--- flow/config.mk ---
export PLATFORM = sky130hd
export DESIGN_NAME = SHA256
export DESIGN_NICKNAME = SHA256
export VERILOG_FILES = /design/flow/design.v
export SDC_FILE = /design/flow/constraint.sdc
export NUM_CORES = 4
export LEC_CHECK = 0
export ABC_AREA = 0
export CAP_MARGIN = 20
export CELL_PAD_IN_SITES_DETAIL_PLACEMENT = 2
export CELL_PAD_IN_SITES_GLOBAL_PLACEMENT = 2
export CORE_MARGIN = 3
export CORE_UTILIZATION = 40
export CTS_CLUSTER_SIZE = 90
export PLACE_DENSITY_LB_ADDON = 0.22
export SLEW_MARGIN = 10
export TNS_END_PERCENT = 25
--- flow/constraint.sdc ---
create_clock -name core_clock -period 6.19 [get_ports {clk}]
set_input_delay 1.2380 -clock core_clock [delete_from_list [all_inputs] [get_ports {clk}]]
set_output_delay 1.2380 -clock core_clock [all_outputs]
set_load 0.01 [all_outputs]
--- flow/design.v ---
`timescale 1ns / 1ps
module SHA256(
clk,
rst_n,
valid_in,
valid_out,
message,
Hash_result);
input clk, rst_n, valid_in;
input [439:0] message;
output reg valid_out;
output reg [255:0] Hash_result;
reg [1:0] next_state,state;
reg [6:0] count;
reg [31:0] a_temp, b_temp, c_temp, d_temp, e_temp, f_temp, g_temp, h_temp;
reg [31:0] k;
reg [511:0] chunk;
reg [31:0] mreg_0, mreg_1, mreg_2, mreg_3, mreg_4, mreg_5, mreg_6, mreg_7, mreg_8, mreg_9, mreg_10, mreg_11, mreg_12, mreg_13, mreg_14, mreg_15;
wire [31:0] sigma_0, sigma_1, cap_sigma_0, cap_sigma_1, maj, ch;
parameter H0 = 32'h6a09e667;
parameter H1 = 32'hbb67ae85;
parameter H2 = 32'h3c6ef372;
parameter H3 = 32'ha54ff53a;
parameter H5 = 32'h9b05688c;
parameter H4 = 32'h510e527f;
parameter H6 = 32'h1f83d9ab;
parameter H7 = 32'h5be0cd19;
parameter K0 = 32'h428a2f98;
parameter K1 = 32'h71374491;
parameter K2 = 32'hb5c0fbcf;
parameter K3 = 32'he9b5dba5;
parameter K4 = 32'h3956c25b;
parameter K5 = 32'h59f111f1;
parameter K6 = 32'h923f82a4;
parameter K7 = 32'hab1c5ed5;
parameter K8 = 32'hd807aa98;
parameter K9 = 32'h12835b01;
parameter K10 = 32'h243185be;
parameter K11 = 32'h550c7dc3;
parameter K12 = 32'h72be5d74;
parameter K13 = 32'h80deb1fe;
parameter K14 = 32'h9bdc06a7;
parameter K15 = 32'hc19bf174;
parameter K16 = 32'he49b69c1;
parameter K17 = 32'hefbe4786;
parameter K18 = 32'h0fc19dc6;
parameter K19 = 32'h240ca1cc;
parameter K20 = 32'h2de92c6f;
parameter K21 = 32'h4a7484aa;
parameter K22 = 32'h5cb0a9dc;
parameter K23 = 32'h76f988da;
parameter K24 = 32'h983e5152;
parameter K25 = 32'ha831c66d;
parameter K26 = 32'hb00327c8;
parameter K27 = 32'hbf597fc7;
parameter K28 = 32'hc6e00bf3;
parameter K29 = 32'hd5a79147;
parameter K30 = 32'h06ca6351;
parameter K31 = 32'h14292967;
parameter K32 = 32'h27b70a85;
parameter K33 = 32'h2e1b2138;
parameter K34 = 32'h4d2c6dfc;
parameter K35 = 32'h53380d13;
parameter K36 = 32'h650a7354;
parameter K37 = 32'h766a0abb;
parameter K38 = 32'h81c2c92e;
parameter K39 = 32'h92722c85;
parameter K40 = 32'ha2bfe8a1;
parameter K41 = 32'ha81a664b;
parameter K42 = 32'hc24b8b70;
parameter K43 = 32'hc76c51a3;
parameter K44 = 32'hd192e819;
parameter K45 = 32'hd6990624;
parameter K46 = 32'hf40e3585;
parameter K47 = 32'h106aa070;
parameter K48 = 32'h19a4c116;
parameter K49 = 32'h1e376c08;
parameter K50 = 32'h2748774c;
parameter K51 = 32'h34b0bcb5;
parameter K52 = 32'h391c0cb3;
parameter K53 = 32'h4ed8aa4a;
parameter K54 = 32'h5b9cca4f;
parameter K55 = 32'h682e6ff3;
parameter K56 = 32'h748f82ee;
parameter K57 = 32'h78a5636f;
parameter K58 = 32'h84c87814;
parameter K59 = 32'h8cc70208;
parameter K60 = 32'h90befffa;
parameter K61 = 32'ha4506ceb;
parameter K62 = 32'hbef9a3f7;
parameter K63 = 32'hc67178f2;
parameter PADDING = 'd0;
parameter COMPUTE = 'd1;
parameter IDLE = 'd2;
always@(next_state)begin   
	case(next_state)
		IDLE:  state = IDLE;
		COMPUTE:  state = COMPUTE;
		default:  state = IDLE;
	endcase
end
always@(posedge clk or negedge rst_n)begin
	if(!rst_n)begin
		next_state <= IDLE;
	end
	else begin
		if(next_state == IDLE && valid_in)begin
			next_state <= COMPUTE;
		end
      	else if(next_state == COMPUTE && count == 'd64)begin
			next_state <= IDLE;
		end
		else begin
			next_state <= next_state;
		end
	end
end
assign sigma_0 = ({a_temp[1:0], a_temp[31:2]}) ^ ({a_temp[12:0], a_temp[31:13]}) ^ ({a_temp[21:0], a_temp[31:22]});
assign sigma_1 = ({e_temp[5:0], e_temp[31:6]}) ^ ({e_temp[10:0], e_temp[31:11]}) ^ ({e_temp[24:0], e_temp[31:25]});
assign maj = (a_temp & b_temp) ^ (a_temp & c_temp) ^ (b_temp & c_temp);
assign ch = (e_temp & f_temp) ^ (~e_temp & g_temp);
assign cap_sigma_0 = {mreg_1[6:0], mreg_1[31:7]} ^ {mreg_1[17:0], mreg_1[31:18]} ^ (mreg_1[31:0] >> 2'b11) ;
  assign cap_sigma_1 = {mreg_14[16:0], mreg_14[31:17]} ^ {mreg_14[18:0], mreg_14[31:19]} ^ (mreg_14[31:0] >> 4'b1010);
always@(posedge clk or negedge rst_n)begin		 
	if(!rst_n)begin
		count <= 'd0;
	end
	else begin
		if(state == COMPUTE)begin
			count <= count + 'd1;
		end
		else begin
			count <= 0;
		end
	end
end
always@(posedge clk or negedge rst_n)begin		 
	if(!rst_n)begin
		chunk <= 'd0;
	end
	else begin
		if(state == IDLE && valid_in)begin
          chunk <= {message[408:0], {8'b10000000}, {55'b0,9'b110111000}, {32'b0}};
		end
		else if(state == IDLE)begin
			chunk <= chunk;
		end
		else begin
			chunk <= chunk << 'd32;
		end
	end
end
always@(posedge clk or negedge rst_n)begin		 
	if(!rst_n)begin
		a_temp <= 'd0;
		b_temp <= 'd0;
		c_temp <= 'd0;
		d_temp <= 'd0;
		e_temp <= 'd0;
		f_temp <= 'd0;
		g_temp <= 'd0;
		h_temp <= 'd0;
	end
	else begin
		if(state == IDLE)begin
			a_temp <= H0;
			b_temp <= H1;
			c_temp <= H2;
			d_temp <= H3;
			e_temp <= H4;
			f_temp <= H5;
			g_temp <= H6;
			h_temp <= H7;
		end
		else if(state == COMPUTE)begin
			a_temp <= h_temp + sigma_1 + ch + k + mreg_15 + sigma_0 + maj; 	 
			b_temp <= a_temp;
			c_temp <= b_temp;
			d_temp <= c_temp;
			e_temp <= d_temp + h_temp + sigma_1 + ch + k + mreg_15;		 
			f_temp <= e_temp;
			g_temp <= f_temp;
			h_temp <= g_temp;
		end
		else begin
			a_temp <= a_temp;
			b_temp <= b_temp;
			c_temp <= c_temp;
			d_temp <= d_temp;
			e_temp <= e_temp;
			f_temp <= f_temp;
			g_temp <= g_temp;
			h_temp <= h_temp;
		end
	end
end
always@(*)begin		 
	case(count)
		0: k = K0;
		1: k = K1;
		2: k = K2;
		3: k = K3;
		4: k = K4;
		5: k = K5;
		6: k = K6;
		7: k = K7;
		8: k = K8;
		9: k = K9;
		10: k = K10;
		11: k = K11;
		12: k = K12;
		13: k = K13;
		14: k = K14;
		15: k = K15;
		16: k = K16;
		17: k = K17;
		18: k = K18;
		19: k = K19;
		20: k = K20;
		21: k = K21;
		22: k = K22;
		23: k = K23;
		24: k = K24;
		25: k = K25;
		26: k = K26;
		27: k = K27;
		28: k = K28;
		29: k = K29;
		30: k = K30;
		31: k = K31;
		32: k = K32;
		33: k = K33;
		34: k = K34;
		35: k = K35;
		36: k = K36;
		37: k = K37;
		38: k = K38;
		39: k = K39;
		40: k = K40;
		41: k = K41;
		42: k = K42;
		43: k = K43;
		44: k = K44;
		45: k = K45;
		46: k = K46;
		47: k = K47;
		48: k = K48;
		49: k = K49;
		50: k = K50;
		51: k = K51;
		52: k = K52;
		53: k = K53;
		54: k = K54;
		55: k = K55;
		56: k = K56;
		57: k = K57;
		58: k = K58;
		59: k = K59;
		60: k = K60;
		61: k = K61;
		62: k = K62;
		63: k = K63;
		default: k = 32'd0;
	endcase
end
always@(posedge clk or negedge rst_n)begin		 
	if(!rst_n)begin
      	valid_out <= 'd0;
		Hash_result <= 'd0;
	end
	else begin
      if(state == COMPUTE && count == 'd64)begin
          	valid_out <= 'd1;
			Hash_result <= {H0 + a_temp, H1 + b_temp, H2 + c_temp, H3 + d_temp, H4 + e_temp, H5 + f_temp, H6 + g_temp, H7 + h_temp};
        end
      	else begin
          	valid_out <= 'd0;
			Hash_result <= 'd0;
        end
	end
end
always@(posedge clk or negedge rst_n)begin		 
	if(!rst_n)begin
		mreg_15 <= 'd0;
		mreg_14 <= 'd0;
		mreg_13 <= 'd0;
		mreg_12 <= 'd0;
		mreg_11 <= 'd0;
		mreg_10 <= 'd0;
		mreg_9 <= 'd0;
		mreg_8 <= 'd0;
		mreg_7 <= 'd0;
		mreg_6 <= 'd0;
		mreg_5 <= 'd0;
		mreg_4 <= 'd0;
		mreg_3 <= 'd0;
		mreg_2 <= 'd0;
		mreg_1 <= 'd0;
		mreg_0 <= 'd0;
	end
	else begin
      if(state== IDLE  && valid_in)begin
        mreg_15 <= message[439:408];
			mreg_14 <= mreg_15;
			mreg_13 <= mreg_14;
			mreg_12 <= mreg_13;
			mreg_11 <= mreg_12;
			mreg_10 <= mreg_11;
			mreg_9 <= mreg_10;
			mreg_8 <= mreg_9;
			mreg_7 <= mreg_8;
			mreg_6 <= mreg_7;
			mreg_5 <= mreg_6;
			mreg_4 <= mreg_5;
			mreg_3 <= mreg_4;
			mreg_2 <= mreg_3;
			mreg_1 <= mreg_2;
			mreg_0 <= mreg_1;
		end
      else if((count < 15 && state == COMPUTE))begin
			mreg_15 <= chunk[511:480];
			mreg_14 <= mreg_15;
			mreg_13 <= mreg_14;
			mreg_12 <= mreg_13;
			mreg_11 <= mreg_12;
			mreg_10 <= mreg_11;
			mreg_9 <= mreg_10;
			mreg_8 <= mreg_9;
			mreg_7 <= mreg_8;
			mreg_6 <= mreg_7;
			mreg_5 <= mreg_6;
			mreg_4 <= mreg_5;
			mreg_3 <= mreg_4;
			mreg_2 <= mreg_3;
			mreg_1 <= mreg_2;
			mreg_0 <= mreg_1;
		end
      else if(count >= 15 && state == COMPUTE)begin
			mreg_15 <= (mreg_0 + cap_sigma_0 + mreg_9 + cap_sigma_1);
			mreg_14 <= mreg_15;
			mreg_13 <= mreg_14;
			mreg_12 <= mreg_13;
			mreg_11 <= mreg_12;
			mreg_10 <= mreg_11;
			mreg_9 <= mreg_10;
			mreg_8 <= mreg_9;
			mreg_7 <= mreg_8;
			mreg_6 <= mreg_7;
			mreg_5 <= mreg_6;
			mreg_4 <= mreg_5;
			mreg_3 <= mreg_4;
			mreg_2 <= mreg_3;
			mreg_1 <= mreg_2;
			mreg_0 <= mreg_1;
		end
		else begin
			mreg_15 <= mreg_15;
			mreg_14 <= mreg_14;
			mreg_13 <= mreg_13;
			mreg_12 <= mreg_12;
			mreg_11 <= mreg_11;
			mreg_10 <= mreg_10;
			mreg_9 <= mreg_9;
			mreg_8 <= mreg_8;
			mreg_7 <= mreg_7;
			mreg_6 <= mreg_6;
			mreg_5 <= mreg_5;
			mreg_4 <= mreg_4;
			mreg_3 <= mreg_3;
			mreg_2 <= mreg_2;
			mreg_1 <= mreg_1;
			mreg_0 <= mreg_0;
		end
	end
end
endmodule
--- flow/run.sh ---
#!/bin/bash
# the make line also repeats each setting of config.mk as NAME=value (left out here)
make -C /OpenROAD-flow-scripts/flow DESIGN_CONFIG=/design/flow/config.mk WORK_HOME=/design/flow/orfs CLKGATE_MAP_FILE= finish
==> run notes, run 1 <==
The flow ran to the end, but the layout failed its checks. A clean result was blocked by negative setup slack. TritonCTS built the clock tree.

Cell seen most often among critical-path stages: buf_4. In this run the count of I/O pins placed on the die edge is 700. For the maximum root-to-sink buffer count, the log shows 3. After synthesis, the share of flip-flops with an asynchronous set or reset is 100%. The CTS report gives the tree buffer count as 164. The total iterations of the first detailed-routing run was 5. Excluding fillers, the count of instances in the completed layout stands at 11700. In the global route stage, overall resource usage came out at 36.6%. Dividing the detail-routed wire length by the instance count gives 31.5 um. The tools report the kind of start point of the critical path as a flop.

After synthesis, flip-flops and latches occupy 47.1% of the total area. Of the total synthesized cell area, the portion taken by XOR and XNOR cells is 5.68%. By area the synthesized netlist is led by dfrtp_1, nand2_1, fa_1. The post-synthesis sequential element count came out at 1446. For this design, the CTS-stage hold fixing added 0 buffers. In the synthesis report, Yosys lists the chip area as 0.0769 mm^2.

The minimum period implied by the final worst setup slack is 6.41 ns. Looking at the max-slew report, the worst-margin pin has a slew of 1.29 ns. The area fraction in compound gates after synthesis is 9.29%.

The tools report the critical path endpoint as e_temp[30]. The script reports the combined buffer and inverter count of the critical path as 9. For the worst reg-to-reg path, the endpoint reported by OpenROAD is e_temp[30].

The library cell occupying the most area in the post-synthesis netlist is dfrtp_1. The cell with the biggest individual delay on the critical path is fa_1. For reference, the placement row count at floorplan is 160.

The post-synth count of flops with an enable pin is 0. The tools report the root buffer cell as clkbuf_16. The tool flagged a number of max-cap violations equal to 0. The cell total after placement is 11300.

For reference, the final report shows the max-slew violation count at 0. By count the netlist is led by nand2_1, dfrtp_1, o21ai_0. The cell with the most instances after synthesis was nand2_1. In the routed layout, each cell is associated on average with a via count of 5.61.

In this design, the stage delay of the slowest critical-path cell is 0.50 ns. Headroom to the max-slew limit came out at 14.1%. The first global-routing pass estimated 528000 um of wire.

Initial antenna violation count: 77. The largest combinational cell category by area is simple AND/OR/NAND/NOR gates. Input and output buffers added on the ports amount to 699. Summing all multiplexer cells gives an area fraction of 6.18%. The H-tree level count is 4.

The detail route stage leaves a number of antenna-violating nets equal to 0. STA reports a reg2reg setup slack of -0.22 ns. The CTS sink count is 1446.

The run gives 7.11 ns as the critical path arrival. In the CTS report, the clock slew at the register clock pins of the worst setup and hold paths is listed as 0.06 ns. Per the timing report, the achievable frequency comes out to 156 MHz. The worst setup path is captured at a flop. The total via count after detailed routing came out at 65300.

The core region is 0.191 mm^2. The run gives -0.216 ns for the final worst-path setup slack. The run gives 11.2% for the adder-cell share of the synthesized area. The logs give 217 for the pin count of the biggest net entering global routing and 9866 for the total number of nets in the final design.

After technology mapping, the gate count stands at 8011. In the routed design, unresolved DRC markers number 0. The source of the worst register-to-register timing path was count[1]. The run gives 47.0% for the share of the synthesized area in the top cell type. Summing all placed instances gives a cell area of 0.0897 mm^2. The run gives 0 for the total congestion overflow after global routing. The initial utilization of the core area, before any placement, comes to 40.3%. Setup repair after global routing could not meet its margin everywhere. Number of distinct standard cells referenced by the synthesized netlist: 75.

The cell family with the largest share of critical-path delay was adder cells. Across the routed clock network, the largest skew measured is 0.0696 ns. For the HPWL reported at the end of detailed placement, the log shows 270000 um. By startpoint and endpoint, the worst setup path is classified as flop to flop. The worst-case reg-to-reg path depth is 27, and the share of the clock period used by the worst path after layout is 103%. With the violation count after the first detailed-routing iteration at 5642, the maximum fanout count along the critical path is 5.

Launch point of the worst path: count[1]. The chip height was 444 um. Dividing the synthesized area by the synthesized cell count gives 9.60 um^2.

The die is 444 um wide. Data on the critical path is required at its endpoint by 6.90 ns. In this run the layout overhead on the synthesized area is reported as 25.6%.

Cells fill 50.7% of the core in the end. The number of cells reported by Yosys stat comes to 8011.

The worst slack on hold paths is 0.237 ns, and the clock latency on the worst-skew pair is 0.86 ns. The basic-gate share of the synthesized area counting and, or, nand and nor cells was 15.3%; the setup-violating endpoint count in the final report was 17. The count of warnings emitted by yosys was 1; the number of stages on the worst setup path was 27.

The stage logs contain a warning count of 113. Cell area after synthesis: 0.0769 mm^2. Path class of the lowest-slack min-delay path: input port to asynchronous set/reset pin.

For the area of the chip, the log shows 0.198 mm^2. In the final report, the number of hold violations comes to 0. The logs give 0.954 for the last weighted congestion value of the routability-driven placer and 367000 um for the final routed wirelength across all metal layers.

With the post-route cell area at 0.0965 mm^2, the number of nets in the synthesized netlist is 8915. Number of global-route vias before repair: 73400. The most instantiated flip-flop cell in the synthesis netlist was dfrtp_1.
## repair_timing
action	in CTS	in global routing
buffers inserted	26	9
gates resized	142	82
endpoints found under the setup margin	42	42
pin swaps	55	32
## metal layers
layer  GRT usage (%)  vias to the layer above  wire length (um)
met3            7.83                      801             24200
met2            58.1                     2243            170000
met1            47.8                    34500            152000
met4            17.6                       46             20900
li1                -                    27800                 -
met5               0                        -               329
## cell type report
class	count	area (um^2)
inverters	599	2270
repair buffers	1277	11900
diodes	54	135
well taps	2511	3140
clock inverters	52	729
flip-flops and latches	1446	36200
fillers	19500	94000
clock buffers	238	4750
multi-input cells	5474	37400
## through the flow
step / setup TNS [ns] / setup WS, ns
floorplan: 0 / 0.000201
global placement: -9.01 / -0.761
detailed placement: -11.37 / -0.582
CTS: -0.305 / -0.0837
global route: -5.97 / -0.331
finish: -1.43 / -0.216
==> inputs of run 2 (changes only) <==
Settings changed: ABC_AREA 0 to default, CAP_MARGIN 20 to 5, CELL_PAD_IN_SITES_DETAIL_PLACEMENT 2 to default, CELL_PAD_IN_SITES_GLOBAL_PLACEMENT 2 to 1, CORE_ASPECT_RATIO from default to 1.64, CORE_MARGIN 3 to 2, CORE_UTILIZATION 40 to 32, CTS_CLUSTER_DIAMETER from default to 331, CTS_CLUSTER_SIZE 90 to default, GPL_ROUTABILITY_DRIVEN from default to 1, GPL_TIMING_DRIVEN from default to 0, MAX_ROUTING_LAYER from default to met5, PLACE_DENSITY_LB_ADDON 0.22 to 0.13, SETUP_SLACK_MARGIN from default to 0.78, SLEW_MARGIN 10 to 25, TNS_END_PERCENT 25 to default.
Clock period 6.19 ns to 4.67 ns, I/O delays scaled along.
==> run 2 against run 1 <==
  * The layout still fails its checks (negative setup slack)
  * Flip-flop count unchanged
  * Hold slack worse by 0.16 ns
  * Non-clock buffer count grew 139
  * Synthesized cell count is the same
  * Final cell count increased by 6.5%
  * Critical path type unchanged
  * Critical endpoint is now a_temp[27]
  * Highest routed layer unchanged
==> run notes, run 2 <==
The hold buffer count is CTS at 0. Multiplexer cells account for 6.18% of the synthesized area.

The routed layout reports a DRC error count of 0. The area fraction in compound gates after synthesis was 9.29%; the count of pins over their slew limit was 0.

Number of buffers created by CTS: 161. The kind of start point of the critical path is a flop. Share of the clock period used by the worst path after layout: 143%. No sink is reached through more buffers than the 4 on the longest clock path.

The critical path endpoint is a_temp[27]. The run finished, with violations left. The arrival time of data at the worst endpoint is listed as 7.30 ns.

The number of warnings reported in the stage logs is 89. Logged for this run, the post-placement worst setup slack is -3.66 ns. The launch point of the worst path was count[1]. Summing every instance area after synthesis gives 0.0769 mm^2.

With the signed area change from the synthesized netlist to the final layout at 28.8%, the last weighted congestion value of the routability-driven placer is 0.989. Global route summary, busiest routing layer listed as met2. By instance count, the cell type seen most on the critical path is fa_1. With the combined buffer and inverter count along the critical path at 8, the cell row count is 230. The worst-case clock skew was 0.0990 ns. The area recorded from the Yosys report for this design is 0.0769 mm^2. The run gives 5.95% for the met3 capacity usage during global routing. The tool flagged a number of max-cap violations equal to 0. The total congestion overflow after global routing came out at 0. The sequential cell area in the final layout was 0.0362 mm^2.

After floorplanning, the core was sized to cover 0.239 mm^2. Among the non-sequential cells, simple AND/OR/NAND/NOR gates take the most area.

Detailed placement reports a standard cell area of 0.0889 mm^2. For reference, simple AND, OR, NAND and NOR cells occupy 15.3% of the area reported after synthesis. The cell with the most instances after synthesis was nand2_1. The floorplan report gives the top-level pin count as 700. The run gives 47.0% for the share of the synthesized area in the top cell type. The checks that failed were negative setup slack. The number of distinct standard cells referenced by the synthesized netlist was 75. After detailed placement, the design holds a cell count of 11900. Counting buffers and inverters, the worst setup path is 29 cells deep.

Looking at the max-slew report, the worst-margin pin has a slew of 1.17 ns. The tools report the number of standard cells reported by yosys as 8011. Per STA, the highest per-stage delay on the worst path measures 0.57 ns. For the completed layout, the total cell area is recorded as 0.0990 mm^2. For the multi-input gate area in the final layout, the log shows 0.0394 mm^2. The tools report the source of the worst register-to-register timing path as count[1]. The run gives 5 for the maximum fanout count along the critical path.

For this run, the total global-route usage over all layers was measured as 29.9%. The run gives 66 as the setup-violating endpoint count in the final report. TritonCTS built the clock tree. The area of the chip came out at 0.244 mm^2. The setup check on the worst reg-to-reg path leaves a slack of -2.00 ns. After synthesis, the most frequently instantiated cells are nand2_1, dfrtp_1, o21ai_0. dfrtp_1 takes more of the synthesized area than any other cell. In the Yosys report, the sequential cells make up 47.1% of the chip area. The worst-case reg-to-reg path depth works out to 29. Count of warnings emitted by yosys: 1. For this run, the post-layout net count is 10000.

The initial antenna violation count is 105. A synthesized cell averages 9.60 um^2. The die is 632 um tall. Hold-check failures listed in the final report amount to 0. The floorplan core density is 32.1%.

Yosys reported a register bit count of 1446. In this run the horizontal extent of the chip is 387 um. For this block, the initial DRC count from the detailed router was 3937. For this run, the leading register cell type out of synthesis is dfrtp_1. The pin count of the biggest net entering global routing was 130.

In the log, the iteration count for the first detailed-route pass is 6. The main area contributors are dfrtp_1, nand2_1, fa_1. The worst reg2reg path endpoint is a_temp[27]. The run gives 5.68% for the parity-gate share of the synthesized area counting xor and xnor cells. The synthesized instance count is 8011.

The logs give 62400 for the total via count after detailed routing and 54.2% for the met2 routing resource usage after global routing. For the worst setup path, the data required time is 5.29 ns.

The count of filler cells inserted in the layout was 23900; the HPWL reported at the end of detailed placement was 302000 um. The first global-routing pass estimated 511000 um of wire. In this run the remaining antenna-violating nets after routing total 0. The slowest stage of the critical path is the dfrtp_4 cell. The run gives 0.86 ns for the clock latency on the worst-skew pair. On the critical path the largest part of the delay comes from adder cells. The final worst-path setup slack is -2.00 ns.

For this sky-water flow run, the detailed-routed wirelength per cell is reported as 30.0 um. Path class of the lowest-slack min-delay path: input port to asynchronous set/reset pin. As logged by OpenROAD, the buffers inserted on ports number 698. The final routed wirelength across all metal layers is 372000 um. In this build the clock could be raised as far as 150 MHz. CTS saw 1446 sinks. Checking max transition, the worst relative margin is 22.0%. The run gives 6.67 ns for the minimum period implied by the final worst setup slack.

The clock edge transition at the registers on the reported setup and hold paths was 0.06 ns; the adder-cell share of the synthesized area was 11.2%. Number of global-route vias before repair: 65900. The run gives 8915 as the number of nets in the synthesized netlist. The tree is rooted in a clkbuf_16.

The routed design shows a via density per instance of 5.03. The type of element capturing the critical path was a flop. The count of flip-flops with a built-in enable after synthesis is 0. The met1 capacity usage during global routing is 31.8%. Category of the most critical setup path: flop to flop. The clock tree synthesis step divided the H-tree into 4 levels.

Per the synth stats, the proportion of register bits with asynchronous set or reset is 100%. The finished layout holds 12400 standard cells, fillers aside. Setup repair after global routing could not meet its margin everywhere.
[run 2: area by class of cell]
cell class	count	share of cell area, %
clock inverter	57	0.668
clock buffer	224	4.72
multi-input combinational	5474	39.8
timing repair buffer	924	9.48
timing repair inverter	1	0.00884
buffer	492	2.37
sequential	1446	36.6
inverter	599	2.33
antenna	54	0.136
tap	3132	3.96
[run 2: per-layer routing]
metal	part of all wire, %	up-vias
li1	-	28100
met1	35	31400
met2	51	2018
met3	6.1	863
met4	7.7	44
met5	0.081	-
[run 2: timing repair]
| action | CTS | global route |
|---|---|---|
| resized | 552 | 168 |
| buffers inserted | 158 | 48 |
| setup endpoints to repair | 520 | 96 |
| cloned | 1 | 1 |
| pin swaps | 161 | 121 |
[run 2: stage by stage]
step,setup TNS [ns],hold slack (ns),utilization [%]
global route,-94.25,0.0905,41.4
floorplan,-32.86,0.437,-
CTS,-80.71,0.0694,40.9
detailed placement,-176.17,0.455,37.2
global placement,-,0.449,36.9
finish,-87.84,0.0743,41.4
==> inputs of run 3 (changes only) <==
Settings changed: ABC_AREA from default to 1, CAP_MARGIN 5 to 20, CELL_PAD_IN_SITES_GLOBAL_PLACEMENT 1 to default, CORE_ASPECT_RATIO 1.64 to default, CORE_UTILIZATION 32 to 72, CTS_CLUSTER_DIAMETER 331 to 94, GPL_ROUTABILITY_DRIVEN 1 to default, GPL_TIMING_DRIVEN 0 to default, MAX_ROUTING_LAYER met5 to default, PLACE_DENSITY_LB_ADDON 0.13 to 0.04, SETUP_SLACK_MARGIN 0.78 to default, SLEW_MARGIN 25 to 20.
Clock period 4.67 ns to 3.36 ns, I/O delays scaled along.
==> run 3 against run 2 <==
  * The run now fails in global routing
  * Synthesized cell count rose by 23%
  * Synthesized area increased by 4.8%
  * Die size is 53% lower
==> run notes, run 3 <==
Detailed placement ended at an HPWL of 248000 um. After Yosys synthesis, XOR and XNOR cells account for 3.33% of the synthesized area. For this configuration, the core starts out at a cell density of 72.7%. The chip occupies 0.115 mm^2. The last weighted congestion value of the routability-driven placer is 1.46. Per the synthesis report, the simple-gate share of the synthesized area is 19.4%.

For this design, Yosys synthesis ends with a cell count of 9864. The sequential-to-total area share from yosys stat came out at 44.9%. Looking at the clock tree report, the maximum root-to-sink buffer count equals 3. The count of warnings emitted by yosys is 1, and the placement-stage worst setup slack is -2.10 ns.

Measured along the x axis, the die boundary spans 338 um. With the number of buffers created by CTS at 144, the top-level port count is 700. The cell sitting at the root of the clock tree is a clkbuf_16. The core region is 0.111 mm^2. The run stopped with a tool error.

The cell row count was 122; the number of buffers inserted by port buffering was 699. The number of nets in the synthesized netlist came out at 10800. Largest combinational cell category by area: simple AND/OR/NAND/NOR gates. The number of different library cells used by synthesis comes to 57.

The H-tree generated during clock tree synthesis spans 4 levels. The tool reported: "[ERROR GRT-0116] Global routing finished with congestion. Check the congestion regions in the DRC Viewer". With the CTS sink count at 1446, the global router's overall resource usage is 93.4%. Chip height: 338 um. After synthesis, the most frequently instantiated cells are nand2_1, inv_1, dfrtp_1. Of the post-synthesis cell area, the part taken by muxes is 0%.

In this run the biggest area consumer among cell types represents 44.9% of the synthesized area. The adder-cell share of the synthesized area came out at 10.4%. The average instance in the mapped netlist occupies 8.17 um^2. The synthesized instance count is 9864. The cell area after synthesis came out at 0.0805 mm^2.

Per the synth log, the flip-flop and latch total comes to 1446. The count of flip-flops with a built-in enable after synthesis was 0. The tools report the last flow stage reached as global routing. Ranked by total cell area, the synthesized netlist is headed by dfrtp_1, nand2_1, fa_1. After detailed placement, the total cell area comes to 0.0973 mm^2.

Yosys instantiated no cell more often than nand2_1. Sorting the Yosys area breakdown by cell type puts at the top dfrtp_1. Area fraction in compound gates after synthesis: 12.2%. The chip area line in the Yosys stat output reads 0.0805 mm^2.

The total congestion overflow after global routing is 2879. The share of flip-flops with an asynchronous set or reset works out to 100%. The most used flip-flop cell after synthesis is dfrtp_1.
-- run 3: layer usage --
metal | GRT usage [%] | overflow
met2 | 103 | 1470
met1 | 91.0 | 238
met5 | 66.4 | 26
met3 | 85.3 | 271
met4 | 96.3 | 874
-- run 3: through the flow --
stage          cells  TNS (ns)  util [%]
2_1_floorplan   9864    -78.83         -
3_3_place_gp   12700   -109.67      87.8
3_5_place_dp   12700   -120.06      87.8
4_1_cts        13000   -116.85      95.3
-- run 3: timing repair --
action                                  in CTS
pin swaps                                  234
hold buffers                                 1
endpoints found under the setup margin      93
gates resized                              680
endpoints found under the hold margin       66
setup buffers                               97
==> inputs of run 4 (changes only) <==
Settings changed: ABC_AREA 1 to default, CORE_UTILIZATION 72 to 40, CTS_CLUSTER_DIAMETER 94 to default, PLACE_DENSITY_LB_ADDON 0.04 to default.
Clock period 3.36 ns to 8.2 ns, I/O delays scaled along.
==> run 4 against run 3 <==
  * Now clean on timing, DRC and antenna
  * Synthesized cell count fell by 19%
  * Synthesized area is 4.5% lower
  * Die size rose by 71%
==> run notes, run 4 <==
Of all flip-flops after synthesis, the portion carrying an async set or reset was 100%. The tools report the number of antenna-violating nets in the routed design as 0. The run gives 59300 as the number of global-route vias before repair. The run gives 85.8% for the share of the clock period used by the worst path after layout. Entering global routing, the biggest net connects 216 pins. Routing resource usage on met3 recorded by global route was 7.37%. For the critical path data required time, the log shows 8.89 ns. The run gives 142 MHz for the maximum clock frequency. The run gives 0.0769 mm^2 as the cell area after synthesis. The clock latency on the worst-skew pair was 0.87 ns. For this run, the detailed router's first-pass iteration total came to 8.

The run gives 221000 um as the HPWL reported at the end of detailed placement. For the H-tree level count, the log shows 4. STA reports the tightest min-delay check as being of type flop to flop.

The root buffer cell chosen for the clock tree is clkbuf_16. Per the timing report, the most critical flop-to-flop path finishes at a_temp[27]. The synthesized design devotes to its leading area cell type 47.0% of total area. OpenROAD emitted warnings numbering 109. The global routing report lists combined usage of all routing layers as 29.1%.

The worst-case reg-to-reg path depth came out at 25. After layout, the setup clock skew is reported as 0.0608 ns. Along the worst path, the maximum fanout reaches 10. The horizontal die size is 442 um, and the cell area after placement is 0.0867 mm^2. The wire length per cell works out to 25.7 um. Most instantiated flip-flop cell in the synthesis netlist: dfrtp_1.

The most common cell in the synthesized netlist is nand2_1. After clock tree synthesis, the flow added hold-fix buffers numbering 0. The number of stages on the worst hold path is 2.

The violation count after the first detailed-routing iteration is 5635, and the multiplexer fraction of the synthesized cell area is 6.18%. The via density per instance is 5.27. The CTS sink count is 1446, and the number of buffers created by CTS is 162. The DRC violation count after routing came out at 0.

The synthesized netlist has a Yosys-reported chip area of 0.0769 mm^2. The total congestion overflow after global routing is 0. Sorting the synthesized cells by area gives the leading types as dfrtp_1, nand2_1, fa_1. Once the floorplan was initialized, standard cells occupied 40.3% of the core. The count of flip-flops with a built-in enable after synthesis is 0, and the signed area change from the synthesized netlist to the final layout is 20.2%. At the end of routability-driven placement, the weighted congestion stood at 0.962. The flow ran to the end and the layout has no timing, DRC or antenna violations. The cell with the biggest individual delay on the critical path is or4_1. With the initial antenna violation count at 76, the basic-gate share of the synthesized area counting and, or, nand and nor cells is 15.3%.

The core region is 0.191 mm^2. Global routing put the most usage on met2. STA lists the startpoint of the worst register-to-register path as count[1]. The cell seen most often among critical-path stages is fa_1.

For reference, the final report shows the max-slew violation count at 0. The final layout reports a setup TNS of 0 ns. For the number of nets in the synthesized netlist, the log shows 8915.

Measured along the y axis, the die boundary spans 442 um. The run gives 9.60 um^2 for the per-instance average area after synthesis. The global-route wire length before repair came out at 415000 um. The synthesized netlist devotes 9.29% of its cell area to compound gates. The count of warnings emitted by yosys is 1.

The longest incremental delay of any stage on the critical path is reported as 0.58 ns. At the end of the flow the core is filled with cells to 48.5%. The actual transition at the worst max-transition pin was 1.19 ns; the number of buffers inserted by port buffering was 699.

Critical path endpoint: a_temp[27]. The routed design has 288000 um of wire. The reg-to-reg setup timing slack came out at 1.16 ns.

The parity-gate share of the synthesized area counting xor and xnor cells works out to 5.68%. The number of stages on the worst setup path was 25. Among cell families on the critical path, the largest total delay comes from adder cells. Row generation in the floorplan step produced 160 rows.

The largest combinational cell category by area was simple AND/OR/NAND/NOR gates. The commonest cells after synthesis are nand2_1, dfrtp_1, o21ai_0. The endpoint of the worst hold path is reported as mreg_3[27]. The top-level port count was 700.

The launch point of the worst path was count[1]. The finished design was reported to have a net count of 9456. For this block, the via count after detailed routing is 59200. Setup repair after global routing left no endpoint under its margin. The worst setup path is launched from a flop. Per the slew report, the remaining headroom to the max-slew limit stands at 20.9%. The run gives 1.16 ns for the final worst-path setup slack.

The setup-violating endpoint count in the final report is 0. Per the post-place timing report, worst setup slack is 1.27 ns. STA lists the startpoint of the worst hold path as mreg_4[27]. The run gives 0 as the count of instances resized after the clock tree is built. The number of setup buffers added after CTS came out at 0. Library cell occupying the most area in the post-synthesis netlist: dfrtp_1. The combined buffer and inverter count along the critical path is 3. The synth_stat.txt file lists the number of cells as 8011. The minimum period implied by the final worst setup slack came out at 7.04 ns. TritonCTS built the clock tree. Routing resource usage on met1 recorded by global route was 38.3%. On the critical path the data arrives at 7.73 ns. Hold-check failures listed in the final report amount to 0. The logs give 8011 for the number of instances in the synthesized netlist and 75 for the number of distinct standard cells referenced by the synthesized netlist.

The critical path is of the flop to flop type. Per the CTS log, the buffer count on the longest clock path is 3. Summing the areas of all fa, ha and maj instances in the mapped netlist gives 11.2% of the synthesized area. The layout stage reports a final design area of 0.0924 mm^2. The worst setup path is captured at a flop. The registers of the reported paths see a clock transition of 0.06 ns. With the post-synthesis sequential element count at 1446, the met2 routing resource usage after global routing is 45.8%. The tools report the sequential-to-total area share from yosys stat as 47.1%. Across the run, the number of max-cap violations was 0. The run gives 0.196 mm^2 as the area of the chip.
run 4: stage by stage:
stage	instances	hold WS (ns)
after detailed placement	10900	0.454
after floorplan	8011	0.437
after CTS	11200	0.447
after global placement	10900	0.448
after global routing	11200	0.477
final	11200	0.447
run 4: per-layer routing:
layer | up-vias | routed length (um)
met3 | 497 | 21400
met2 | 1951 | 134000
met1 | 29800 | 120000
li1 | 26900 | -
met5 | - | 482
met4 | 74 | 12300
run 4: final cells by class:
class / count / area [um^2]
clock buffers: 241 / 4820
well taps: 2511 / 3140
diodes: 32 / 80.1
flip-flops and latches: 1446 / 36200
clock inverters: 53 / 816
inverters: 599 / 2250
multi-input cells: 5474 / 36600
repair buffers: 869 / 8490
fillers: 17900 / 98200
==> inputs of run 5 (changes only) <==
Settings changed: CAP_MARGIN 20 to 25, CELL_PAD_IN_SITES_GLOBAL_PLACEMENT from default to 1, CORE_UTILIZATION 40 to 43, CTS_CLUSTER_DIAMETER from default to 331, GPL_ROUTABILITY_DRIVEN from default to 1, MAX_ROUTING_LAYER from default to met4, SETUP_SLACK_MARGIN from default to -0.01, SLEW_MARGIN 20 to 30.
Clock period 8.2 ns to 10.0 ns, I/O delays scaled along.
==> run 5 against run 4 <==
  * Non-clock buffer count shrank 77
  * Synthesized cell count did not move
  * Clock skew down 0.027 ns
  * Largest cell class unchanged
  * Critical endpoint is now a_temp[30]
  * Global-route usage rose by 3.6 points
  * Final cell count decreased by 1.7%
  * Flip-flop count is the same
  * Via count fell by 0.55%
  * Die size decreased by 6.9%
  * Setup slack better by 0.83 ns
  * Critical path type unchanged
  * Critical path depth up 2
==> run notes, run 5 <==
With the maximum clock frequency at 125 MHz, the combined buffer and inverter count along the critical path is 6. Clock skew on the completed layout was measured at 0.0342 ns.

Once the floorplan was initialized, standard cells occupied 43.2% of the core. Looking at the critical path, the single cell with the biggest stage delay is ha_1. The first global-routing pass estimated 417000 um of wire. The path class of the lowest-slack min-delay path was flop to flop. The flow ran to the end and the layout has no timing, DRC or antenna violations. In this run the worst setup path terminates at a_temp[30]. The horizontal die dimension reported for this design is 427 um. Nets still carrying antenna violations after routing amount to 0. Signed area change from the synthesized netlist to the final layout: 19.2%. The chip height is 427 um. The reg-to-reg setup timing slack was 2.00 ns; the post-synthesis sequential element count was 1446. Detailed placement ended at an HPWL of 223000 um. Looking at area per cell type in the netlist, the leader is dfrtp_1. In this design, the largest share of critical-path delay is due to adder cells. According to the CTS report, the clock sink count is 1446. The run gives 1 as the count of warnings emitted by yosys. The number of setup buffers added after CTS was 0; the multiplexer fraction of the synthesized cell area was 6.18%.

Worst reg2reg path endpoint: a_temp[30]. Yosys mapped a number of flops with a built-in enable equal to 0. The via density per instance is 5.33.

The synthesis report gives the async set-or-reset register share as 100%. Max-cap violations in this run came to 0. Number of standard cells reported by yosys: 8011. For the number of instances in the synthesized netlist, the log shows 8011. With the share of the clock period used by the worst path after layout at 80.0%, the minimum period implied by the final worst setup slack is 8.00 ns.

With the count of pins over their slew limit at 0, the clock edge transition at the registers on the reported setup and hold paths is 0.06 ns. The logs give 5625 for the violation count after the first detailed-routing iteration and 3 for the maximum root-to-sink buffer count. Dividing the detail-routed wire length by the instance count gives 26.3 um.

Number of buffers inserted by port buffering: 699. STA shows the worst min-delay path finishing at mreg_3[2]. The run gives 0 as the total congestion overflow after global routing. The source of the worst register-to-register timing path was count[0]. After synthesis, the largest area contributor takes up 47.0% of total cell area. The skew report gives the latency at the later pin of the worst-skew pair as 0.83 ns. Per the post-synthesis report, the nets total 8915. For the hold buffer count at CTS, the log shows 0. The last timing report of the flow puts the setup violation total at 0.

The tools report the root buffer cell as clkbuf_16. After detailed routing, the total wire length is 290000 um.

With the area of the synthesized netlist per yosys stat at 0.0769 mm^2, the total via count after detailed routing is 58900. The number of distinct standard cells referenced by the synthesized netlist is 75. The tool warning count for the run is 92. Largest combinational cell category by area: simple AND/OR/NAND/NOR gates. The launch point of the critical path was reported as count[0]. Per the gpl log, the routability congestion estimate is 0.944.

For the critical path arrival, the log shows 8.65 ns. The run gives 57600 as the number of global-route vias before repair.

Per the CTS log, the maximum H-tree level is 4. The pre-antenna-repair detailed-routing pass consisted of 6 iterations. The max-slew check reports its worst relative slack as 23.3%. For the pin with the worst max-slew slack, the measured transition is 1.12 ns. For the final cell utilization of the core, the log shows 51.5%.

STA classifies the critical path endpoint as a flop. For reference, the placement row count at floorplan is 155. The area fraction in compound gates after synthesis is 9.29%, and the parity-gate share of the synthesized area counting xor and xnor cells is 5.68%. The tools report the kind of start point of the critical path as a flop. In this design, the stage delay of the slowest critical-path cell is 0.55 ns. The routed layout reports a DRC error count of 0. In the hold timing report, the worst path depth is 2. The run gives 47.1% as the sequential-to-total area share from yosys stat. The net count of the finished layout is 9380. After clock tree synthesis, the repair step resized 0 gates.

With the cell area after synthesis at 0.0769 mm^2, the post-route setup TNS is 0 ns. The maximum fanout count along the critical path came out at 22. Walking the critical path from launch to capture passes 27 cell instances. For the critical path data required time, the log shows 10.65 ns. The worst slack on hold paths was 0.456 ns.

Ranked by instance count, the synthesized netlist is headed by nand2_1, dfrtp_1, o21ai_0. TritonCTS built the clock tree. The most common cell in the synthesized netlist is nand2_1.

For the initial antenna violation count, the log shows 86. Global routing used 32.7% of the available tracks. In the final report, the number of hold violations comes to 0. The run gives 2.15 ns as the placement-stage worst setup slack. In this run, the synthesized area fraction spent on adder and majority cells is recorded as 11.2%. In this run, CTS created clock tree buffers numbering 163. Each instance of the synthesized netlist takes up on average 9.60 um^2.

The die covers 0.182 mm^2. The most used flip-flop cell after synthesis is dfrtp_1. The core outline area is 0.178 mm^2, and the final worst-path setup slack is 2.00 ns.

Entering global routing, the biggest net connects 255 pins. Category of the most critical setup path: flop to flop. During I/O placement, the number of pins put on the boundary was 700. After Yosys synthesis, and, or, nand and nor cells account for 15.3% of the synthesized area.

Measured in cells, the most critical reg-to-reg path has a length of 27. STA lists the startpoint of the worst hold path as mreg_4[2]. Setup repair after global routing left no endpoint under its margin. Yosys attributes the largest share of cell area to dfrtp_1, nand2_1, fa_1.
## run 5: metrics by stage
step / instances / instance area [um^2]
after floorplan: 8011 / 76900
after global placement: 10700 / 85800
after detailed placement: 10700 / 85900
after CTS: 11000 / 91300
after global routing: 11000 / 91600
final: 11000 / 91600
## run 5: metal layers
metal	vias up	GRT usage (%)	part of all wire [%]	wire, um
li1	26900	-	-	-
met2	1980	46.2	43	125000
met1	29600	47.1	46	134000
met5	-	-	0	0
met4	0	9.28	3.2	9310
met3	386	7.20	7.4	21500
## run 5: cell type report
type | instances | area (um^2)
diodes | 73 | 183
clock buffers | 240 | 4640
clock inverters | 55 | 757
fillers | 16700 | 86400
inverters | 599 | 2250
multi-input cells | 5474 | 36600
flip-flops and latches | 1446 | 36200
well taps | 2355 | 2950
repair buffers | 792 | 8020
==> inputs of run 6 (changes only) <==
Settings changed: ABC_AREA from default to 1, CAP_MARGIN 25 to 20, CELL_PAD_IN_SITES_GLOBAL_PLACEMENT 1 to 0, CORE_ASPECT_RATIO from default to 0.89, CORE_UTILIZATION 43 to 72, CTS_CLUSTER_DIAMETER 331 to 364, CTS_CLUSTER_SIZE from default to 40, GPL_ROUTABILITY_DRIVEN 1 to default, HOLD_SLACK_MARGIN from default to -0.09, MAX_ROUTING_LAYER met4 to default, PLACE_DENSITY_LB_ADDON from default to 0.07, SETUP_SLACK_MARGIN -0.01 to 0.74, SLEW_MARGIN 30 to 20, TNS_END_PERCENT from default to 40.
Clock period 10.0 ns to 4.43 ns, I/O delays scaled along.
==> run 6 against run 5 <==
  * Synthesized cell count is 23% higher
  * The flow now stops in global routing
  * Synthesized area is 4.8% higher
  * Die size is 37% lower
==> run notes, run 6 <==
The run stopped with a tool error. It got as far as global routing and failed there. The tool reported: "[ERROR GRT-0232] Routing congestion too high. Check the congestion heatmap in the GUI". The library cell occupying the most area in the post-synthesis netlist was dfrtp_1. TritonCTS reports the number of clock sinks as 1446. The basic-gate share of the synthesized area counting and, or, nand and nor cells works out to 19.4%. Of the post-synthesis cell area, the dominant cell type holds 44.9%. Yosys stat counts 9864 cells in the synthesized netlist. The tree is rooted in a clkbuf_16. The number of nets handed over by synthesis was 10800. Total global-route track usage over all layers is 68.6%. The largest combinational cell category by area was simple AND/OR/NAND/NOR gates.

With the count of warnings emitted by yosys at 1, the adder-cell share of the synthesized area is 10.4%. The vertical die dimension reported for this design is 320 um. Counting every instance in the synthesized netlist gives 9864.

Sorting the synthesized cells by area gives the leading types as dfrtp_1, nand2_1, fa_1. Per the CTS log, the buffer count on the longest clock path is 3. The synthesis report gives the async set-or-reset register share as 100%.

The per-instance average area after synthesis works out to 8.17 um^2. Once detailed placement completed, the half-perimeter wirelength came to 243000 um. The logs give 57 for the number of distinct standard cells referenced by the synthesized netlist and 1.40 for the last weighted congestion value of the routability-driven placer. With the core outline area at 0.111 mm^2, the number of buffers inserted by port buffering is 699.

The post-synthesis sequential element count is 1446, and the total congestion overflow after global routing is 69. The run gives 72.7% for the floorplan core density. The CTS report gives the tree buffer count as 42.

Of the total synthesized cell area, the portion taken by AND-OR and OR-AND cells is 12.2%. For reference, XOR and XNOR gates occupy 3.33% of the area reported after synthesis. Per the OpenROAD floorplan log, the area of the die is 0.115 mm^2. With the H-tree level count at 2, the hold buffer count at CTS is 0. The cell row count was 115; the cell total after placement was 12400. nand2_1 is the most common cell in the netlist. The mapped netlist covers 0.0805 mm^2. Measured against the total synthesized area, the mux share comes to 0%. Yosys reports that the most numerous cell types are nand2_1, inv_1, dfrtp_1. The synthesized netlist has a Yosys-reported chip area of 0.0805 mm^2. Sequential cells were found to cover 44.9% of the synthesized design area.

Measured along the x axis, the die boundary spans 359 um. The post-synth count of flops with an enable pin is 0. The tools report the top-level port count as 700. The most used flip-flop cell after synthesis is dfrtp_1.
run 6: metal layers:
layer	GRT overflow	track usage (%)
met2	29	81.8
met4	12	56.1
met5	5	38.0
met1	9	73.2
met3	14	56.3
run 6: timing repair:
item / 4_1_cts
endpoints found under the hold margin: 0
setup endpoints to repair: 91
pin swaps: 125
setup buffers: 43
resized: 369
run 6: per-stage QoR:
step                instance area (um^2)  setup WS (ns)
CTS                                97600         -0.984
floorplan                          81000         -0.644
detailed placement                 94700          -1.14
global placement                   94700         -0.994
==> inputs of run 7 (changes only) <==
Settings changed: ABC_AREA 1 to 0, CAP_MARGIN 20 to 30, CELL_PAD_IN_SITES_GLOBAL_PLACEMENT 0 to 1, CORE_ASPECT_RATIO 0.89 to 0.73, CORE_UTILIZATION 72 to 70, CTS_CLUSTER_DIAMETER 364 to 171, CTS_CLUSTER_SIZE 40 to default, GPL_ROUTABILITY_DRIVEN from default to 0, HOLD_SLACK_MARGIN -0.09 to default, PLACE_DENSITY_LB_ADDON 0.07 to 0.29, SETUP_SLACK_MARGIN 0.74 to 1.09, SLEW_MARGIN 20 to 15, TNS_END_PERCENT 40 to 10.
Clock period 4.43 ns to 8.44 ns, I/O delays scaled along.
==> run 7 against run 6 <==
  * The flow stops in global placement without I/O
  * Synthesized cell count down 19%
  * Die size down 1.8%
  * Synthesized area down 4.5%
==> run notes, run 7 <==
The tools report the number of nets in the synthesized netlist as 8915. For the cell row count, the log shows 103. After Yosys synthesis, XOR and XNOR cells account for 5.68% of the synthesized area. Last flow stage reached: global placement without I/O. The multiplexer fraction of the synthesized cell area was 6.18%. The commonest register cell is dfrtp_1. The per-instance average area after synthesis came out at 9.60 um^2. Ranked by instance count, the synthesized netlist is headed by nand2_1, dfrtp_1, o21ai_0. The horizontal die size works out to 392 um. After synthesis the netlist holds a flip-flop and latch count of 1446. The synthesized design contains 0 enable-type register cells. The run gives 100% for the share of flip-flops with an asynchronous set or reset. After synthesis, flip-flops and latches occupy 47.1% of the total area. The tools report the number of distinct standard cells referenced by the synthesized netlist as 75.

The largest combinational cell category by area is simple AND/OR/NAND/NOR gates. For this run the top cell type by instance count after synthesis was nand2_1. The share of the core area taken by cells at floorplan is 70.9%.

The number of cells reported by Yosys stat comes to 8011. The tool reported: "[ERROR FLW-0024] Place density exceeds 1.0 (current PLACE_DENSITY_LB_ADDON =  0.29). Please check if the value of  PLACE_DENSITY_LB_ADDON is between 0 and 0.99". The flow did not finish. Ranked by total cell area, the synthesized netlist is headed by dfrtp_1, nand2_1, fa_1. Synthesis produced a netlist whose cell count is 8011. The region available for standard cell placement spans 0.109 mm^2.

For reference, simple AND, OR, NAND and NOR cells occupy 15.3% of the area reported after synthesis. The run gives 11.2% for the adder-cell share of the synthesized area. The count of warnings emitted by yosys was 1; the share of the synthesized area in the top cell type was 47.0%. For reference, compound AND-OR and OR-AND cells occupy 9.29% of the area reported after synthesis. The library cell occupying the most area in the post-synthesis netlist was dfrtp_1. In this run the cell area of the synthesized design comes to 0.0769 mm^2.

The chip occupies 0.113 mm^2. For this run, the chip area from Yosys synthesis comes to 0.0769 mm^2. The chip height is 287 um.
==> inputs of run 8 (changes only) <==
Settings changed: ABC_AREA 0 to default, CAP_MARGIN 30 to 20, CELL_PAD_IN_SITES_GLOBAL_PLACEMENT 1 to default, CORE_ASPECT_RATIO 0.73 to default, CORE_UTILIZATION 70 to 72, CTS_CLUSTER_DIAMETER 171 to 94, GPL_ROUTABILITY_DRIVEN 0 to default, PLACE_DENSITY_LB_ADDON 0.29 to default, SETUP_SLACK_MARGIN 1.09 to default, SLEW_MARGIN 15 to 20, TNS_END_PERCENT 10 to default.
Clock period 8.44 ns to 3.52 ns, I/O delays scaled along.
==> run 8 against run 7 <==
  * The run fails in global routing
  * Die size down 2.8%
  * Synthesized area unchanged
  * Synthesized cell count unchanged
==> run notes, run 8 <==
The share of flip-flops with an asynchronous set or reset is 100%, and the number of instances in the synthesized netlist is 8011. In this run the core area contains 119 standard-cell rows. The share of the synthesized area in the top cell type is 47.0%, and the cell area after synthesis is 0.0769 mm^2. The number of nets in the synthesized netlist is 8915.

Per the TritonCTS log, the buffer count is 146. The die is 331 um wide. The chip height works out to 331 um.

Post-synthesis sequential element count: 1446. After Yosys synthesis, full adders, half adders and majority gates account for 11.2% of the synthesized area. The tools report the H-tree level count as 4. In the post-synthesis netlist, the cell with the most instances is nand2_1. The congestion estimate from routability-driven global placement came to 1.37. In the synthesized netlist, the cells that appear most often are nand2_1, dfrtp_1, o21ai_0. The first error in the log reads "[ERROR GRT-0116] Global routing finished with congestion. Check the congestion regions in the DRC Viewer".

Each instance of the synthesized netlist takes up on average 9.60 um^2. The run stopped with a tool error. The count of warnings emitted by yosys was 1. Summing the areas of all compound-gate instances in the mapped netlist gives 9.29% of the synthesized area.

The floorplan core density was 72.8%. The netlist uses 75 different library cells. Global router's overall resource usage: 82.4%. The total congestion overflow after global routing was 682; the HPWL reported at the end of detailed placement was 223000 um. The number of buffers inserted by port buffering was 699; the multiplexer fraction of the synthesized cell area was 6.18%. The run gives 47.1% for the sequential-to-total area share from yosys stat. The commonest register cell is dfrtp_1. The last flow stage reached was global routing.

The core region is 0.106 mm^2. The cell type that accounts for the most area after synthesis is dfrtp_1. The placement-stage worst setup slack is -2.76 ns, and the top-level port count is 700.

The number of cells reported by Yosys stat comes to 8011. The CTS sink count was 1446. The main area contributors are dfrtp_1, nand2_1, fa_1. Yosys reports a chip area of 0.0769 mm^2.

The synthesized netlist devotes 5.68% of its cell area to XOR and XNOR gates. The basic-gate share of the synthesized area counting and, or, nand and nor cells came out at 15.3%. For reference, the top logic cell family by area is simple AND/OR/NAND/NOR gates. Counting along the longest clock path gives a buffer depth of 3. The post-synth count of flops with an enable pin is 0. The tools report the root buffer cell as clkbuf_16. Per the placement report, the placed cell count is 10800. Area of the chip: 0.109 mm^2.
[run 8: per-stage QoR]
stage / instance area, um^2 / hold WS [ns] / setup TNS (ns)
floorplan: 77500 / 0.408 / -104.58
global placement: 93600 / 0.448 / -138.26
detailed placement: 93600 / 0.455 / -149.90
CTS: 100000 / 0.468 / -142.99
[run 8: what timing repair did]
action / CTS
gates resized: 296
pin swaps: 189
setup buffers: 56
hold endpoints to repair: 18
endpoints found under the setup margin: 92
hold buffers: 1
[run 8: routing by layer]
layer / overflow / global-route usage [%]
met5: 3 / 41.6
met2: 346 / 96.5
met4: 266 / 84.6
met1: 32 / 81.6
met3: 35 / 69.2
==> inputs of run 9 (changes only) <==
Settings changed: CORE_UTILIZATION 72 to 25, CTS_CLUSTER_DIAMETER 94 to default.
Clock period 3.52 ns to 8.2 ns, I/O delays scaled along.
==> run 9 against run 8 <==
  * The run now finishes clean
  * Die size went up to 2.9 times the previous value
  * Synthesized area stayed put
  * Synthesized cell count stayed put
==> run notes, run 9 <==
The flow ran to the end and the layout has no timing, DRC or antenna violations. The pin closest to its max-slew limit shows a slew of 1.22 ns. Adder-cell share of the synthesized area: 11.2%.

The filler cells instantiated in the layout total 32000. Per the detailed placement report, the placed cell area equals 0.0884 mm^2. Kind of start point of the critical path: a flop.

Number of instances in the synthesized netlist: 8011. STA puts the critical path data arrival time at 7.84 ns. For the cell row count, the log shows 203. Most instantiated flip-flop cell in the synthesis netlist: dfrtp_1. After synthesis, the share of flip-flops with an asynchronous set or reset is 100%.

The per-instance average area after synthesis was 9.60 um^2. Summed over all layers, the routed wires come to 290000 um.

The critical path maximum fanout is 13. For the worst setup path, the data required time is 8.84 ns. The tools report the total iterations of the first detailed-routing run as 6.

The logs give a warning total of 100. On the critical path the largest part of the delay comes from adder cells. Recorded from the global router log, the overflow total was 0.

Counting I/O delays and the setup requirement, the final critical path takes 7.20 ns. After routing, the total negative slack on setup checks comes to 0 ns. Hold is met by 0.435 ns. The area fraction in compound gates after synthesis works out to 9.29%.

Source of the worst register-to-register timing path: count[0]. The number of global-route vias before repair came out at 58200. With the basic-gate share of the synthesized area counting and, or, nand and nor cells at 15.3%, the number of setup buffers added after CTS is 0.

Tracing the worst setup path back leads to its startpoint at count[0]. Clock skew on the completed layout was measured at 0.0901 ns.

Per the CTS log, the buffer count on the longest clock path is 4. Path class of the lowest-slack min-delay path: flop to flop. The multi-input gate area in the final layout was 0.0366 mm^2; the horizontal die size was 559 um. Per the hold report, the tightest min-delay path originates at mreg_6[11]. The tools report the worst reg2reg path endpoint as a_temp[27]. The number of buffers created by CTS is 171, and the clock edge transition at the registers on the reported setup and hold paths is 0.06 ns. For the setup-violating endpoint count in the final report, the log shows 0.

The worst hold path passes through 2 cells. The area fraction of the largest cell type after synthesis is 47.0%. Critical path endpoint: a_temp[27]. Post-CTS repair ended up resizing 0 cells. The post-route cell area was 0.0942 mm^2.

The endpoint with the worst hold slack was mreg_5[11]. In the post-synthesis netlist, the biggest area contributors are dfrtp_1, nand2_1, fa_1. The H-tree was split into 4 levels. The synthesized design spends more area on one cell type than any other, namely dfrtp_1. The most frequently used library cell after synthesis is nand2_1. The relative slew slack was 18.0%. Setup repair after global routing left no endpoint under its margin. The tools report the root buffer cell as clkbuf_16. In the routed design, unresolved DRC markers number 0.

The run gives 58200 for the total via count after detailed routing. The via density per instance works out to 4.56. Hold repair after CTS inserted 0 buffers. After synthesis the cells add up to 0.0769 mm^2. Of the synthesized area, sequential elements account for 47.1%. Floorplan core density: 25.1%.

Per the timing report, the achievable frequency comes out to 139 MHz. The category of the most critical setup path is flop to flop. After synthesis, the design contains 8011 cells according to Yosys.

The CTS sink count is 1446, and the sequential cell area in the final layout is 0.0362 mm^2. Once synthesis finished, the tally of register bits stood at 1446.

The run gives 238 as the pin count of the biggest net entering global routing. The type of element capturing the critical path was a flop. For the initial antenna violation count, the log shows 59. Per the synthesis report, the number of distinct cell types is 75. The last weighted congestion value of the routability-driven placer is 1.03, and the share of the clock period used by the worst path after layout is 87.8%.

Measured against the total synthesized area, the mux share comes to 6.18%. Counting pins that exceed their max-slew limit in the final report gives 0. At floorplan, the net count of the design was reported as 8915. The synthesis run shows the most used standard cells to be nand2_1, dfrtp_1, o21ai_0. The run gives 700 as the top-level port count.

The final layout contains 9422 nets. The number of buffers and inverters on the critical path is 5. For flop-to-flop paths, the worst setup slack is 1.00 ns. After Yosys synthesis, XOR and XNOR cells account for 5.68% of the synthesized area.

According to the floorplan report, the die height is 559 um. TritonCTS built the clock tree. Per the run report, area growth between synthesis and finish was 22.5%. The number of stages on the worst setup path came out at 27.

In this design, the stage delay of the slowest critical-path cell is 0.54 ns. In the synthesis report, Yosys lists the chip area as 0.0769 mm^2. Cell with the biggest individual delay on the critical path: dfrtp_1. In the final report, the number of hold violations comes to 0. After floorplanning, the die was sized to cover 0.312 mm^2. The core region is 0.306 mm^2. Across the run, the number of max-cap violations was 0. The count of flip-flops with a built-in enable after synthesis came out at 0.

The violation count after the first detailed-routing iteration came out at 5528. The number of antenna-violating nets in the routed design came out at 0. The run gives 1 for the count of warnings emitted by yosys. In the synthesized netlist, the dominant kind of combinational cell is simple AND/OR/NAND/NOR gates. Logic depth along the worst register-to-register path is recorded as 27. The first global-routing pass estimated 416000 um of wire. In the final routed layout, each cell accounts on average for 22.7 um. The HPWL reported at the end of detailed placement came out at 222000 um. In this design, the critical path's most frequently occurring cell is fa_1. For the clock latency on the worst-skew pair, the log shows 0.89 ns.

The global router's overall resource usage is 18.3%, and the number of buffers inserted by port buffering is 699.
## run 9: final cells by class
cell class	instances	share of cell area [%]
multi-input combinational	5474	38.9
tap	4100	5.45
inverter	599	2.39
sequential	1446	38.4
antenna	25	0.0664
clock buffer	236	5.08
clock inverter	69	0.994
timing repair buffer	826	8.72
## run 9: through the flow
step                      setup WS (ns)  utilization, %  instances
after floorplan                    1.43               -       8011
after global placement             1.24            28.9      12400
after detailed placement           1.17            28.9      12400
after CTS                          1.07            30.8      12800
after global routing              0.654            30.8      12800
final                              1.00            30.8      12800
## run 9: per-layer routing
layer	vias up	GRT usage [%]	share of wire, %
met4	42	9.19	5.8
met1	28800	24.2	43
met2	2046	27.0	42
met3	471	5.50	9.0
met5	-	0	0.10
li1	26900	-	-
==> inputs of run 10 (changes only) <==
Settings changed: ABC_AREA from default to 1, CORE_UTILIZATION 25 to 72, CTS_CLUSTER_DIAMETER from default to 94, PLACE_DENSITY_LB_ADDON from default to 0.04, SETUP_SLACK_MARGIN from default to -0.29.
Clock period 8.2 ns to 2.88 ns, I/O delays scaled along.
==> run 10 against run 9 <==
  * The run now fails in global routing
  * Synthesized cell count rose by 23%
  * Synthesized area rose by 4.8%
  * Die size is 63% lower
==> run notes, run 10 <==
The largest combinational cell category by area is simple AND/OR/NAND/NOR gates. Looking at the gate-level netlist, the highest instance count belongs to nand2_1. The floorplan core density came out at 72.7%.

For the last weighted congestion value of the routability-driven placer, the log shows 1.46. The library cell occupying the most area in the post-synthesis netlist was dfrtp_1. The number of standard cells reported by yosys came out at 9864.

The count of warnings emitted by yosys came out at 1. The tools report the root buffer cell as clkbuf_16. In this run, synthesis produced a sequential element count of 1446. 700 I/O pins were placed. Per the post-synthesis report, the number of cells in the design is 9864. The netlist uses 57 different library cells. In this run, the synthesized area fraction spent on adder and majority cells is recorded as 10.4%. The basic-gate share of the synthesized area counting and, or, nand and nor cells came out at 19.4%. The maximum root-to-sink buffer count was 3. Once detailed placement completed, the half-perimeter wirelength came to 257000 um. The run stopped with a tool error. The share of flip-flops with an asynchronous set or reset is 100%, and the core outline area is 0.111 mm^2.

The number of clock buffers added by TritonCTS is 147. The tools report the H-tree level count as 4. Last flow stage reached: global routing. The logs give 98.0% for the global router's overall resource usage and 1446 for the CTS sink count. With the chip height at 338 um, the share of the synthesized area in the top cell type is 44.9%. The per-instance average area after synthesis is 8.17 um^2. Ranked by total cell area, the synthesized netlist is headed by dfrtp_1, nand2_1, fa_1. For reference, XOR and XNOR gates occupy 3.33% of the area reported after synthesis. Once placement finished, the instance area stood at 0.0982 mm^2.

The first error in the log reads "[ERROR GRT-0116] Global routing finished with congestion. Check the congestion regions in the DRC Viewer". The overall die size recorded for this design is 0.115 mm^2. The sequential-to-total area share from yosys stat is 44.9%.

Counting instances in the post-synthesis netlist gives the leading cell types as nand2_1, inv_1, dfrtp_1. The area fraction in compound gates after synthesis was 12.2%. According to the floorplan report, the die width is 338 um.

The multiplexer fraction of the synthesized cell area is 0%. Per the post-synthesis report, the nets total 10800. The placement-stage worst setup slack is -2.76 ns. During placement, the flow inserted port buffers numbering 699. The most instantiated flip-flop cell in the synthesis netlist is dfrtp_1. In this run the cell area of the synthesized design comes to 0.0805 mm^2. The total overflow left after global routing is 4418. The synthesized design contains 0 enable-type register cells. The floorplan has 122 rows. The area of the synthesized netlist per yosys stat was 0.0805 mm^2.
-- run 10: repair_timing --
item | in CTS
gates cloned | 0
hold endpoints to repair | 34
gates resized | 629
pin swaps | 172
hold buffers | 1
setup buffers | 92
setup endpoints to repair | 94
-- run 10: per-stage QoR --
stage / std cells / utilization (%) / setup TNS [ns]
4_1_cts: 13200 / 96.2 / -169.83
3_5_place_dp: 12800 / 88.7 / -173.18
3_3_place_gp: 12800 / 88.7 / -151.34
2_1_floorplan: 9864 / - / -114.54
-- run 10: layer usage --
layer | track usage, % | overflow
met1 | 93.3 | 244
met2 | 109 | 2609
met3 | 89.4 | 282
met4 | 104 | 1245
met5 | 74.9 | 38
